Setup of north:
## top
module top#(       
    parameter FIFO_DEPTH = 16,
    parameter DATA_WIDTH = 32,
    parameter START_NUMBER = 0    
)(
    input  logic        GCLK,
    input  logic        OTG_RESETN,
    input  logic [DATA_WIDTH-1:0] wdatax,
    input  logic [DATA_WIDTH-1:0] wdatay,
    input  logic        validx,
    input  logic        validy,
    input  logic [DATA_WIDTH-1:0] kx_u,
    input  logic [DATA_WIDTH-1:0] bx_u,
    input  logic [DATA_WIDTH-1:0] kx_c,
    input  logic [DATA_WIDTH-1:0] bx_c,
    input  logic [DATA_WIDTH-1:0] ky_u,
    input  logic [DATA_WIDTH-1:0] by_u,
    input  logic [DATA_WIDTH-1:0] ky_c,
    input  logic [DATA_WIDTH-1:0] by_c,
    output logic        sel_1_0,
    output logic        sel_1_1,
    output logic        sel_2_0,
    output logic        sel_2_1,
    output logic        AS2_r,
    output  logic       wready,
    output logic        JB1,
    output logic        JB2,
    output logic        JB3,
    output logic        JB4,
    output logic        JB7,
    output logic        JB8,
    output logic        JB9,
    output logic        JB10,
    output logic        JA1,
    output logic        JA2,
    output logic        JA3,
    output logic        JA4,
    output logic        JA7,
    output logic        JA8,
    output logic        JA9,
    output logic        JA10,
    output logic        JC1_N,
    output logic        JC1_P,
        input logic        JC2_N,
    output logic        JC2_P,
    output logic        JC3_P
);
Size in the first run: ~1300 flip-flops, roughly 100000 um2 of cells after synthesis.
clock: 5.29 ns
lec_check: 0
cap_margin: 20
core_margin: 2
core_utilization: 72
cts_cluster_diameter: 31
place_density_lb_addon: 0.28
setup_slack_margin: 1.37
slew_margin: 20
run.sh (not shown) runs the stock make flow with config.mk's settings and CLKGATE_MAP_FILE=.
north had finished all stages when the layout checks came back failing, citing negative setup slack.
[inputs] south vs north
Settings: removing CTS_CLUSTER_DIAMETER (formerly 31); removing SETUP_SLACK_MARGIN (formerly 1.37); removing PLACE_DENSITY_LB_ADDON (formerly 0.28); changing CORE_UTILIZATION from 72 to 60; setting PLACE_DENSITY to 0.6 for the first time; changing the clock period (ns, I/O delays scaled along) from 5.29 to 4.98.
Findings:
mult_code.multiplication_reg[60] as the worst setup path endpoint was reported by south, and mult_code.multiplication_reg[37] by north. south completed end to end; final checks failed (negative setup slack). A standard cell with the maximum stage delay on the critical path of sky130_fd_sc_hd__fa_2 is what south shows, while sky130_fd_sc_hd__fa_1 belongs to north. Compared with north, in south relative area change from synthesis to final layout now sits lower, longest individual stage delay on the worst path decreased 0.13 ns, first-pass GRT wire length now smaller. Comparing south and north, the lower fraction of area in registers was measured on north. south vs north — total chip power dropped 3.6 mW. Re utilization: south is 16 points down on north. Looking only at non-filler instance count after layout, and setting everything else aside, the higher value of south and north goes to south.
Inputs modified between south and east:
Settings: changing CORE_UTILIZATION from 60 to 40; changing the clock period (ns, I/O delays scaled along) from 4.98 to 9.53.
Notes after the runs:
east went all the way through the flow, and no timing, DRC or antenna check failed. east -> south: count of final hold-check violations delta 0, exact match. [compare] base=south new=east: violation tally from detailed-route iteration zero fell 905, buffer levels on the longest clock path has remained practically unchanged, wire length lower.
For west, these inputs were changed with respect to east:
Settings: putting CTS_CLUSTER_SIZE at 14 where nothing was set; swapping 40 for 72 in CORE_UTILIZATION; clearing PLACE_DENSITY, which used to be 0.6; putting PLACE_DENSITY_LB_ADDON at 0.28 where nothing was set; putting SETUP_SLACK_MARGIN at -0.4 where nothing was set; swapping 9.53 for 5.29 in the clock period (ns, I/O delays scaled along).
## What came out
[flow] west | stages: complete | final checks: fail | reason: negative setup slack
Number of antenna violations at the first check in global routing: west vs east down 2
Against east, west comes in about 5% higher on post-layout instance area.
[compare] base=east new=west: global-route usage over all layers went up by 20 points, final setup slack of the worst path down 3.56 ns.
The standard cell with the maximum stage delay on the critical path comes out sky130_fd_sc_hd__dfxtp_1 in one run and sky130_fd_sc_hd__fa_1 in the other, namely in east and west respectively.
| part of the total power dissipated in combinational logic | lower: east |
Total chip power in west is about 90% above east.
Changes observed in west relative to east: number of vias in the routed layout went up, combinational group power went up.
Power and IR drop assume default switching activity.
